// TopLevelModule
module TopLevelModule(
    input clk,                    
    input [2:0] switches,        
    input confirm_key1,   
input confirm_key2,     
    input reset_key,            
    output [1:0] player_led,     
    output [1:0] winner_led           
);
make LEC_CHECK=0 ABC_AREA=1 CAP_MARGIN=20 CORE_MARGIN=2 CORE_UTILIZATION=70 CTS_CLUSTER_DIAMETER=90 CTS_CLUSTER_SIZE=31 SLEW_MARGIN=20 finish   # period 3.9 ns
run.sh (not shown) runs the stock make flow with config.mk's settings and CLKGATE_MAP_FILE=.
The first run did not get past 5_1_grt.
Then changed:
--- a/flow/config.mk
+++ b/flow/config.mk
@@ -8 +7,0 @@
-export ABC_AREA = 1
@@ -11,3 +10 @@
-export CORE_UTILIZATION = 70
-export CTS_CLUSTER_DIAMETER = 90
-export CTS_CLUSTER_SIZE = 31
+export CORE_UTILIZATION = 40
==> flow/constraint.sdc (replaced) <==
create_clock -name core_clock -period 10.0 [get_ports {clk}]
set_input_delay 2.0000 -clock core_clock [delete_from_list [all_inputs] [get_ports {clk}]]
set_output_delay 2.0000 -clock core_clock [all_outputs]
set_load 0.01 [all_outputs]
Effect: With this change the flow ran to the end with no violations. Synthesized area fell by 0.73%. Synthesized cell count shrinks by 21%. Die area came out higher by 71%.
Then changed:
--- a/flow/config.mk
+++ b/flow/config.mk
@@ -8,0 +9 @@
+export CORE_ASPECT_RATIO = 0.5
@@ -10,0 +12 @@
+export PLACE_DENSITY = 0.85
@@ -11,0 +14 @@
+export TNS_END_PERCENT = 15
Non-clock buffer count goes down by 1.
Sequential cell count stays the same.
Power went up by a few percent.
Via count rises by a few percent.
Global-route usage goes up by 0.55 points.
Clock skew falls by 0.0089 ns.
Clock-buffer cell count climbs by 1.

---

## job 101
Starting RTL as in the previous note.
Design TopLevelModule, start of the top module:
module TopLevelModule(
    input clk,                    
    input [2:0] switches,        
    input confirm_key1,   
input confirm_key2,     
    input reset_key,            
    output [1:0] player_led,     
    output [1:0] winner_led           
);
==> flow/config.mk <==
export PLATFORM = sky130hd
export DESIGN_NAME = TopLevelModule
export DESIGN_NICKNAME = TopLevelModule
export VERILOG_FILES = /design/flow/design.v
export SDC_FILE = /design/flow/constraint.sdc
export NUM_CORES = 4
export LEC_CHECK = 0
export ABC_AREA = 1
export CAP_MARGIN = 20
export CELL_PAD_IN_SITES_DETAIL_PLACEMENT = 0
export CORE_ASPECT_RATIO = 0.82
export CORE_MARGIN = 2
export CORE_UTILIZATION = 60
export CTS_CLUSTER_DIAMETER = 375
export CTS_CLUSTER_SIZE = 84
export GPL_ROUTABILITY_DRIVEN = 1
export GPL_TIMING_DRIVEN = 0
export MAX_ROUTING_LAYER = met4
export SETUP_SLACK_MARGIN = 0.82
export SLEW_MARGIN = 35
==> flow/constraint.sdc <==
create_clock -name core_clock -period 5.25 [get_ports {clk}]
set_input_delay 1.0500 -clock core_clock [delete_from_list [all_inputs] [get_ports {clk}]]
set_output_delay 1.0500 -clock core_clock [all_outputs]
set_load 0.01 [all_outputs]
Job 101 went all the way through the flow, and no timing, DRC or antenna check failed.
Here is what was changed in the inputs of job 102 compared with job 101.
==> flow/config.mk <==
export PLATFORM = sky130hd
export DESIGN_NAME = TopLevelModule
export DESIGN_NICKNAME = TopLevelModule
export VERILOG_FILES = /design/flow/design.v
export SDC_FILE = /design/flow/constraint.sdc
export NUM_CORES = 4
export LEC_CHECK = 0
export CAP_MARGIN = 20
export CORE_MARGIN = 2
export CORE_UTILIZATION = 70
export CTS_CLUSTER_DIAMETER = 133
export SLEW_MARGIN = 20
==> flow/constraint.sdc <==
create_clock -name core_clock -period 6.23 [get_ports {clk}]
set_input_delay 1.2460 -clock core_clock [delete_from_list [all_inputs] [get_ports {clk}]]
set_output_delay 1.2460 -clock core_clock [all_outputs]
set_load 0.01 [all_outputs]
## What came out
- Job 102 completed; timing, DRC and antenna clean
- Changes observed in job 102 relative to job 101: largest net degree at the start of global routing picked up an extra about 15%, number of well taps lost 20%.
- Of job 102 and job 101, job 102 shows the lower power per standard cell area, with job 101 above it.
- Per the comparison of job 102 with job 101, inverter tally of the final layout excluding the clock network shows a reduction of 159, aggregate routed wire length now larger.
- Job 102 vs. job 101: count of clock-buffer cells in the layout fell by 1, time the worst path needs with I/O delays and setup rose by 0.72 ns, count of buffers added by post-CTS timing repair for setup fell by 10.
The following lists how job 103 was set up differently from job 102:
diff --git a/flow/config.mk b/flow/config.mk
--- a/flow/config.mk
+++ b/flow/config.mk
@@ -10 +10 @@
-export CORE_UTILIZATION = 70
+export CORE_UTILIZATION = 72
@@ -11,0 +12,2 @@
+export CTS_CLUSTER_SIZE = 13
+export SETUP_SLACK_MARGIN = 0.77
## What came out
Job 103 went all the way through the flow, and no timing, DRC or antenna check failed. Cmp job 102 and job 103 / number of non-clock buffers / higher: job 103. The worst-path cell with the longest stage delay comes out dfxtp_1 in one run and nor2b_4 in the other, namely in job 103 and job 102 respectively. Compared with job 102, job 103 shows a higher worst slack on hold paths. Sort job 102 and job 103 by clock-buffer cell count asc -> top: job 102. Job 103 vs job 102: net switching power figure down. Measured against each other, job 102 and job 103 differ in critical path depth, the lower figure coming from job 102.
What job 104 does differently from job 103 at the input level:
diff --git a/flow/config.mk b/flow/config.mk
--- a/flow/config.mk
+++ b/flow/config.mk
@@ -10,4 +10 @@
-export CORE_UTILIZATION = 72
-export CTS_CLUSTER_DIAMETER = 133
-export CTS_CLUSTER_SIZE = 13
-export SETUP_SLACK_MARGIN = 0.77
+export CORE_UTILIZATION = 40
==> flow/constraint.sdc <==
create_clock -name core_clock -period 5.73 [get_ports {clk}]
set_input_delay 1.1460 -clock core_clock [delete_from_list [all_inputs] [get_ports {clk}]]
set_output_delay 1.1460 -clock core_clock [all_outputs]
set_load 0.01 [all_outputs]
Findings:
Changes observed in job 104 relative to job 103: portion of total power attributed to the clock network increased by 3.6 points relative to the old numbers, length of routed met3 wiring lost 39%, total stage count of the critical path closely matched the old numbers, final critical-path required period lost 0.13 ns, power shows an increase of 500 uW. In job 104, part of the power in combinational logic is lower than in job 103.
Here is what was changed in the inputs of job 105 compared with job 104.
diff --git a/flow/config.mk b/flow/config.mk
--- a/flow/config.mk
+++ b/flow/config.mk
@@ -10,0 +11,3 @@
+export CTS_CLUSTER_DIAMETER = 393
+export CTS_CLUSTER_SIZE = 98
+export PLACE_DENSITY = 0.86
==> flow/constraint.sdc <==
create_clock -name core_clock -period 10.0 [get_ports {clk}]
set_input_delay 2.0000 -clock core_clock [delete_from_list [all_inputs] [get_ports {clk}]]
set_output_delay 2.0000 -clock core_clock [all_outputs]
set_load 0.01 [all_outputs]
--- outcome ---
- In the metrics for job 104 and job 105, the one carrying the higher design area is job 104.
- [job 105 vs job 104] count of clock-buffer cells in the layout: higher in job 105
- The setup slack number comes out higher for job 105 vs job 104.

---

Setup of run A:
Starting RTL as in the previous note.
Settings: LEC_CHECK=0, ABC_AREA=1, CAP_MARGIN=20, CORE_MARGIN=2, CORE_UTILIZATION=72, CTS_CLUSTER_DIAMETER=353, CTS_CLUSTER_SIZE=22, PLACE_DENSITY=0.66, SETUP_SLACK_MARGIN=1.2, SLEW_MARGIN=20; clock period 4.56 ns.
Finished, but not clean: run A, with setup timing.
Changes in run B relative to run A:
# run A
export LEC_CHECK = 0
export ABC_AREA = 1
export CAP_MARGIN = 20
export CORE_MARGIN = 2
export CORE_UTILIZATION = 72
export CTS_CLUSTER_DIAMETER = 353
export CTS_CLUSTER_SIZE = 22
export PLACE_DENSITY = 0.66
export SETUP_SLACK_MARGIN = 1.2
export SLEW_MARGIN = 20
create_clock -name core_clock -period 4.56 [get_ports {clk}]
# run B
export LEC_CHECK = 0
export CAP_MARGIN = 20
export CORE_MARGIN = 2
export CORE_UTILIZATION = 72
export CTS_CLUSTER_SIZE = 32
export SETUP_SLACK_MARGIN = 2.13
export SLEW_MARGIN = 20
create_clock -name core_clock -period 8.22 [get_ports {clk}]
Results
Run B reached the final stage; the timing, design-rule and antenna checks on its layout passed. Uppermost layer routed = met4: run B; uppermost layer routed = met5: run A. Compared with run A, in run B number of resized instances in the post-cts repair step went down; final design instance area without fill moved down; final cell count went down; global-route usage went down 6.1 points; part of the Yosys area used for sequential elements up 0.23 points. Compared with run A, in run B total power fell 2100 µW; number of global-route vias before repair went down by 1403; number of buffers and inverters on the critical path down 2; area of the mapped netlist now smaller; cell total in the yosys stat output down 21%.
Here is what was changed in the inputs of run C compared with run B.
# run B
export LEC_CHECK = 0
export CAP_MARGIN = 20
export CORE_MARGIN = 2
export CORE_UTILIZATION = 72
export CTS_CLUSTER_SIZE = 32
export SETUP_SLACK_MARGIN = 2.13
export SLEW_MARGIN = 20
create_clock -name core_clock -period 8.22 [get_ports {clk}]
# run C
export LEC_CHECK = 0
export ABC_AREA = 1
export CAP_MARGIN = 20
export CORE_MARGIN = 2
export CORE_UTILIZATION = 72
export CTS_CLUSTER_DIAMETER = 362
export PLACE_DENSITY = 0.66
export SLEW_MARGIN = 20
create_clock -name core_clock -period 4.41 [get_ports {clk}]
==> results <==
STATUS run=run C STAGES=ALL_DONE FINAL_CHECKS=FAILED CAUSE=setup timing. Run B has a lower cell internal power dissipation than run C. Between run C and run B, it is run C whose area of the synthesized netlist per yosys stat is higher, by about 0.7%. Run C ends up with a distinct cell type count of the synthesized netlist that is about 37% lower than in run B. Placeable core area in run C is 0.45% higher than in run B.

---

Setup of raven:
The RTL this note starts from:
==> flow/design.v <==
module InputProcessor (
    input clk,               
    input [2:0] switches,    
    input confirm_key1,       
input confirm_key2,
    input reset_key,       
    output reg [2:0] column, 
    output reg confirm1,       
output reg confirm2,
    output reg reset        
);
    always @(posedge clk) begin
        column <= switches; 
    end
    always @(posedge clk) begin
        confirm1 <= !confirm_key1; 
	confirm2 <= !confirm_key2;
        reset <= !reset_key;      
    end
endmodule
module gameLogic(
    input clk,
    input reset,
    input [2:0] column,
    input player,
    input confirm_move,
    output reg [1:0] win,
    output reg [1:0] winner
);
    reg [83:0] grid;
    reg [83:0] grid_next;
    reg token_placed;
    reg confirm_prev;
    reg [1:0] win_next;
    wire [1:0] token = player ? 2'b01 : 2'b10;
    wire place = confirm_move && !confirm_prev;
    integer i, j;
function automatic [1:0] checkWin(input [83:0] g, input [1:0] playerToken);
    integer col, row, count, i;
begin
    checkWin = 2'b00;
    for (row = 0; row < 6; row = row + 1) begin
        count = 0;
        for (col = 0; col < 7; col = col + 1) begin
            if (g[(col*6+row)*2 +: 2] == playerToken) begin
                count = count + 1;
                if (count == 4) begin
                    checkWin = 2'b01;
                end
            end else count = 0;
        end
    end
    for (col = 0; col < 7; col = col + 1) begin
        count = 0;
        for (row = 0; row < 6; row = row + 1) begin
            if (g[(col*6+row)*2 +: 2] == playerToken) begin
                count = count + 1;
                if (count == 4) begin
                    checkWin = 2'b01;
                end
            end else count = 0;
        end
    end
    for (row = 0; row < 3; row = row + 1) begin
        for (col = 0; col < 4; col = col + 1) begin
            count = 0;
            for (i = 0; i < 4; i = i + 1) begin
                if (g[((col+i)*6+(row+i))*2 +: 2] == playerToken) begin
                    count = count + 1;
                    if (count == 4) begin
                        checkWin = 2'b01;
                    end
                end else count = 0;
            end
        end
    end
    for (row = 3; row < 6; row = row + 1) begin
        for (col = 0; col < 4; col = col + 1) begin
            count = 0;
            for (i = 0; i < 4; i = i + 1) begin
                if (g[((col+i)*6+(row-i))*2 +: 2] == playerToken) begin
                    count = count + 1;
                    if (count == 4) begin
                        checkWin = 2'b01;
                    end
                end else count = 0;
            end
        end
    end
end
endfunction
    always @* begin
        grid_next = grid;
        token_placed = 0;
        for (i = 0; i < 7; i = i + 1) begin
            if (column == i) begin
                for (j = 0; j < 6; j = j + 1) begin
                    if (!token_placed && grid[(i*6+j)*2 +: 2] == 2'b00) begin
                        grid_next[(i*6+j)*2 +: 2] = token;
                        token_placed = 1;
                    end
                end
            end
        end
        win_next = checkWin(grid_next, token);
    end
    always @(posedge clk) begin
        confirm_prev <= confirm_move;
    end
    always @(posedge clk or posedge reset) begin
        if (reset) begin
            grid <= 84'd0;
            win <= 2'b00;
            winner <= 2'b00;
        end else if (place && token_placed) begin
            grid <= grid_next;
            win <= win_next;
            winner <= win_next[0] ? token : 2'b00;
        end
    end
endmodule
module control(
    input clk,                 
    input reset,               
    input [2:0] column_select, 
    input confirm_move1,
    input confirm_move2,       
    output reg [1:0] current_player, 
    output reg game_over,      
	 output [1:0] winner
);
    parameter IDLE_STATE = 3'b000,
              PLAYER1_TURN = 3'b001,
              PLAYER2_TURN = 3'b010,
              CHECK_MOVE = 3'b011,
				  win_state = 3'b100;
    reg [2:0] state; 
wire confirm_move = (current_player==2'b01)?confirm_move1:confirm_move2;
    wire [1:0]win;
    gameLogic game_logic(
        .clk(clk),
        .reset(reset),
        .column(column_select),
        .player(current_player == 2'b01), 
        .confirm_move(confirm_move),
        .win(win),
		  .winner(winner)
    );
    always @(posedge clk or posedge reset) begin
        if (reset) begin
            state <= IDLE_STATE;
            current_player <= 2'b01;  
            game_over <= 0;
        end
        else begin
            case (state)
                IDLE_STATE: begin
                    if (confirm_move) begin
                        state <= CHECK_MOVE;
                    end
                end
                PLAYER1_TURN: begin
                    if (confirm_move) begin
                        state <= CHECK_MOVE;
                    end
                end
                PLAYER2_TURN: begin
                    if (confirm_move) begin
                        state <= CHECK_MOVE;
                    end
                end
                CHECK_MOVE: begin
                    if (win) begin
                        state <= win_state; 
                    end else begin
                        current_player <= (current_player == 2'b01) ? 2'b10 : 2'b01;
                        state <= (current_player == 2'b01) ? PLAYER1_TURN : PLAYER2_TURN;
                    end
                end
					 win_state: begin
					 game_over <= 1; 
					 end
                default: state <= IDLE_STATE;
            endcase
        end
    end
endmodule
module TopLevelModule(
    input clk,                    
    input [2:0] switches,        
    input confirm_key1,   
input confirm_key2,     
    input reset_key,            
    output [1:0] player_led,     
    output [1:0] winner_led           
);
    wire [2:0] column_select;
    wire confirm_move1;
wire confirm_move2;
    wire reset_game;
    wire [1:0] current_player;
    wire game_over;
    InputProcessor input_proc(
        .clk(clk),
        .switches(switches),
        .confirm_key1(confirm_key1),
        .confirm_key2(confirm_key2),
        .reset_key(reset_key),
        .column(column_select),
        .confirm1(confirm_move1),
.confirm2(confirm_move2),
        .reset(reset_game)
    );
    control control_unit(
        .clk(clk),
        .reset(reset_game),
        .column_select(column_select),
        .confirm_move1(confirm_move1),
        .confirm_move2(confirm_move2),
        .current_player(current_player),
        .game_over(game_over), .winner(winner_led)
    );
    assign player_led = current_player;
endmodule
Settings: LEC_CHECK=0, ABC_AREA=1, CAP_MARGIN=20, CORE_MARGIN=2, CORE_UTILIZATION=68, CTS_CLUSTER_DIAMETER=365, PLACE_DENSITY=0.37, SLEW_MARGIN=20; clock period 4.35 ns.
| raven | all stages done | FAIL | setup timing |
Inputs modified between raven and amber:
- PLACE_DENSITY: 0.37 -> unset
- ABC_AREA: 1 -> unset
- CORE_UTILIZATION: 68 -> 53
- CTS_CLUSTER_DIAMETER: 365 -> unset
- the clock period (ns, I/O delays scaled along): 4.35 -> 5.73
Findings:
- amber: done, clean on timing, DRC and antenna
- Higher synthesized cell count goes to raven over amber.
- Comparing amber and raven, the higher register share of total power is on amber.
- amber reports a higher die span in x than raven does.
- Going from raven to amber, the sequential share of layout area was found to have gone up by 2.7 points.
- amber ends up with a global-route track usage on met1 that is 4.3 points lower than in raven.
- The half-perimeter wire length after placement of amber exceeds that of raven by 4.5 mm.
- Relative slew slack on amber is down relative to raven.
- In the flow results for amber and raven, the synthesis area per yosys is larger on raven.
Input changes introduced in nickel (baseline for comparison: amber):
- a change of CORE_UTILIZATION from 53 to 58
- an added CORE_ASPECT_RATIO of 0.5
- an added HOLD_SLACK_MARGIN of -0.07
- a change of the clock period (ns, I/O delays scaled along) from 5.73 to 10.0
Findings:
- amber ended with every stage complete and zero timing, DRC or antenna violations.
- nickel was carried through to the last stage, and its layout satisfied the timing, design-rule and antenna checks.
- amber has a lower core utilization than nickel.
- Re count of cells along the worst register-to-register path: amber and nickel aren't equal, and the higher value belongs to nickel.
- nickel — static leakage 0.81% lower, amber as reference
- sky130_fd_sc_hd__or4_1 as the cell type of the slowest stage on the worst timing path was reported by amber, and sky130_fd_sc_hd__dfstp_2 by nickel.
- Going from amber to nickel, the post-route fraction of the period consumed by the critical path was found to have gone down by 35 points.
No activity file was given, so power comes from the tool's default toggle rates.
